job 9421:
==> flow/design.v (excerpt) <==
module sd_card_top
#(
	parameter  SPI_LOW_SPEED_DIV = 248,          
	parameter  SPI_HIGH_SPEED_DIV = 0            
)
(
	input            clk,
	input            rst,
	output           SD_nCS,                     
	output           SD_DCLK,                    
	output           SD_MOSI,                    
	input            SD_MISO,                    
	output           sd_init_done,               
	input            sd_sec_read,                
	input[31:0]      sd_sec_read_addr,           
	output[7:0]      sd_sec_read_data,           
	output           sd_sec_read_data_valid,     
	output           sd_sec_read_end,            
	input            sd_sec_write,               
	input[31:0]      sd_sec_write_addr,          
	input[7:0]       sd_sec_write_data,          
	output           sd_sec_write_data_req,      
	output           sd_sec_write_end            
);
wire[15:0]           spi_clk_div;                
wire                 cmd_req;                    
wire                 cmd_req_ack;                
wire                 cmd_req_error;              
wire[47:0]           cmd;                        
wire[7:0]            cmd_r1;                     
wire[15:0]           cmd_data_len;               
wire                 block_read_req;             
wire                 block_read_valid;           
wire[7:0]            block_read_data;            
wire                 block_read_req_ack;         
  ...
Size: roughly 1000 cells after synthesis, roughly 9700 um^2 of cells after synthesis.
==> flow/config.mk <==
export PLATFORM = sky130hd
export DESIGN_NAME = sd_card_top
export DESIGN_NICKNAME = sd_card_top
export VERILOG_FILES = /design/flow/design.v
export SDC_FILE = /design/flow/constraint.sdc
export NUM_CORES = 4
export LEC_CHECK = 0
export ABC_AREA = 0
export CAP_MARGIN = 20
export CELL_PAD_IN_SITES_GLOBAL_PLACEMENT = 0
export CORE_ASPECT_RATIO = 1.35
export CORE_MARGIN = 2
export CORE_UTILIZATION = 72
export CTS_CLUSTER_SIZE = 14
export PLACE_DENSITY = 0.35
export SETUP_SLACK_MARGIN = -0.19
export SLEW_MARGIN = 30
export TNS_END_PERCENT = 95
==> flow/constraint.sdc <==
create_clock -name core_clock -period 2.21 [get_ports {clk}]
set_input_delay 0.4420 -clock core_clock [delete_from_list [all_inputs] [get_ports {clk}]]
set_output_delay 0.4420 -clock core_clock [all_outputs]
set_load 0.01 [all_outputs]
run.sh (not shown) runs the stock make flow with config.mk's settings and CLKGATE_MAP_FILE=.
Job 9421: complete, dirty (negative setup slack)
> inputs changed (job 9421 -> job 9342)
diff --git a/flow/config.mk b/flow/config.mk
--- a/flow/config.mk
+++ b/flow/config.mk
@@ -9 +9 @@
-export CAP_MARGIN = 20
+export CAP_MARGIN = 5
@@ -11 +11 @@
-export CORE_ASPECT_RATIO = 1.35
+export CORE_ASPECT_RATIO = 0.95
@@ -13,0 +14 @@
+export CTS_CLUSTER_DIAMETER = 356
@@ -15 +16 @@
-export PLACE_DENSITY = 0.35
+export HOLD_SLACK_MARGIN = -0.09
==> flow/constraint.sdc <==
create_clock -name core_clock -period 2.34 [get_ports {clk}]
set_input_delay 0.4680 -clock core_clock [delete_from_list [all_inputs] [get_ports {clk}]]
set_output_delay 0.4680 -clock core_clock [all_outputs]
set_load 0.01 [all_outputs]
==> comparison <==
Comparing job 9342 with job 9421, the insertion delay of the later-clocked pin in the worst-skew pair came out essentially unchanged. Against job 9421, job 9342 reports a global-route wire length before repair that is lower. Job 9342: total buffers and inverters traversed by the critical path higher than job 9421. Layout overhead on the synthesized area (job 9342 over job 9421): decrease, 2.7 points. Of job 9421 and job 9342, none finishes clean. The flow for job 9342 finished, though final verification flagged negative setup slack. Relative to job 9421, the area of the multi-input gates measured on job 9342 has decreased slightly. Between job 9421 and job 9342, share of cell area taken by multi-input logic gates increased. Job 9342 falls short of job 9421 in first-iteration DRC count. Compared with job 9421, job 9342 shows a total routing usage reported by global routing that is 1.7 points higher. Maximum fanout count along the critical path: job 9342 > job 9421. Measured against job 9421, the largest net degree at the start of global routing of job 9342 comes out at 1.4 times the reference value. Higher aggregate routed wire length among job 9421 and job 9342: job 9342.
Input-level comparison between job 6410 and job 9342:
==> flow/config.mk <==
export PLATFORM = sky130hd
export DESIGN_NAME = sd_card_top
export DESIGN_NICKNAME = sd_card_top
export VERILOG_FILES = /design/flow/design.v
export SDC_FILE = /design/flow/constraint.sdc
export NUM_CORES = 4
export LEC_CHECK = 0
export ABC_AREA = 0
export CAP_MARGIN = 20
export CORE_MARGIN = 2
export CORE_UTILIZATION = 72
export CTS_CLUSTER_DIAMETER = 356
export CTS_CLUSTER_SIZE = 32
export PLACE_DENSITY = 0.95
export SETUP_SLACK_MARGIN = -0.21
export SLEW_MARGIN = 20
==> flow/constraint.sdc <==
create_clock -name core_clock -period 2.0 [get_ports {clk}]
set_input_delay 0.4000 -clock core_clock [delete_from_list [all_inputs] [get_ports {clk}]]
set_output_delay 0.4000 -clock core_clock [all_outputs]
set_load 0.01 [all_outputs]
### Flow results
5_1_grt: job 6410 exited with error. Worst setup timing slack at the placement stage: higher on job 9342. ~same synthesized cell count in job 6410 and job 9342. Between job 6410 and job 9342, it is job 6410 whose chip width is lower, by 2.4%. Job 6410 vs. job 9342: routability congestion estimate from global placement increased by 19% relative to the old numbers, deepest clock path buffer count level, number of nets in the synthesized netlist about even, synthesized area neither gained nor lost much. Re post-cts sizing count: job 9342 was lower than job 6410. Going from job 9342 to job 6410, half-perimeter wire length of the detailed placement result grew by a little under 10%. The placeable core region of job 9342 and that of job 6410 are within noise of each other. Comparing job 6410 and job 9342, the lower placed instance count is on job 9342.
Inputs modified between job 6410 and job 2761:
diff --git a/flow/config.mk b/flow/config.mk
--- a/flow/config.mk
+++ b/flow/config.mk
@@ -8 +8 @@
-export ABC_AREA = 0
+export ABC_AREA = 1
@@ -12,4 +12,2 @@
-export CTS_CLUSTER_DIAMETER = 356
-export CTS_CLUSTER_SIZE = 32
-export PLACE_DENSITY = 0.95
-export SETUP_SLACK_MARGIN = -0.21
+export PLACE_DENSITY = 0.39
+export SETUP_SLACK_MARGIN = -0.04
==> flow/constraint.sdc <==
create_clock -name core_clock -period 2.26 [get_ports {clk}]
set_input_delay 0.4520 -clock core_clock [delete_from_list [all_inputs] [get_ports {clk}]]
set_output_delay 0.4520 -clock core_clock [all_outputs]
set_load 0.01 [all_outputs]
--- outcome ---
- Job 2761 vs. job 6410: total half-perimeter wirelength after legalization and detailed placement has decreased; placeable core region has increased; number of buffers created by CTS has increased.
- H-tree depth reported by CTS: job 2761 vs job 6410 identical
- Going from job 6410 to job 2761, register share after synthesis lost 0.99 points, die outline area +270 um^2, horizontal extent of the die has increased.
- On number of cells produced by synthesis: job 2761 sits above job 6410.
- No stage failed in job 2761, and the final checks on the layout all came back clean.
What job 3774 does differently from job 2761 at the input level:
diff --git a/flow/config.mk b/flow/config.mk
--- a/flow/config.mk
+++ b/flow/config.mk
@@ -8 +7,0 @@
-export ABC_AREA = 1
@@ -11,3 +10 @@
-export CORE_UTILIZATION = 72
-export PLACE_DENSITY = 0.39
-export SETUP_SLACK_MARGIN = -0.04
+export CORE_UTILIZATION = 16
==> flow/constraint.sdc <==
create_clock -name core_clock -period 5.65 [get_ports {clk}]
set_input_delay 1.1300 -clock core_clock [delete_from_list [all_inputs] [get_ports {clk}]]
set_output_delay 1.1300 -clock core_clock [all_outputs]
set_load 0.01 [all_outputs]
### Flow results
- Transition time at the pin with the least slew margin up 410 ps in job 3774 wrt job 2761
- Via count of the first global-routing pass (job 3774 / job 2761): 0.878
- Taking job 2761 as the reference point, the fmax of job 3774 falls by 42%.
- Going from job 2761 to job 3774, routed wire length saw an increase; final instance count without filler cells higher.
- In the reports for job 3774 and job 2761, the larger worst-path maximum fanout belongs to job 3774.
- Going from job 2761 to job 3774, die width now sits higher; fraction of the mapped netlist area in simple logic gates now sits lower.
[inputs] job 4559 vs job 3774
diff --git a/flow/config.mk b/flow/config.mk
--- a/flow/config.mk
+++ b/flow/config.mk
@@ -10 +10 @@
-export CORE_UTILIZATION = 16
+export CORE_UTILIZATION = 40
==> flow/constraint.sdc <==
create_clock -name core_clock -period 3.58 [get_ports {clk}]
set_input_delay 0.7160 -clock core_clock [delete_from_list [all_inputs] [get_ports {clk}]]
set_output_delay 0.7160 -clock core_clock [all_outputs]
set_load 0.01 [all_outputs]
### Flow results
No run among job 3774 and job 4559 stopped early or left any final violation; all are clean. Compared to job 3774, job 4559 reaches a higher achievable clock. Between job 3774 and job 4559, the net switching share of the total power is higher for job 3774. Post-layout period usage of the worst path, job 3774 and job 4559: higher on job 4559. Job 4559: endpoint arrival time on the critical path 520 ps below job 3774. Of job 3774 and job 4559, the lower routed length per instance belongs to job 3774.
Power and IR drop assume default switching activity.
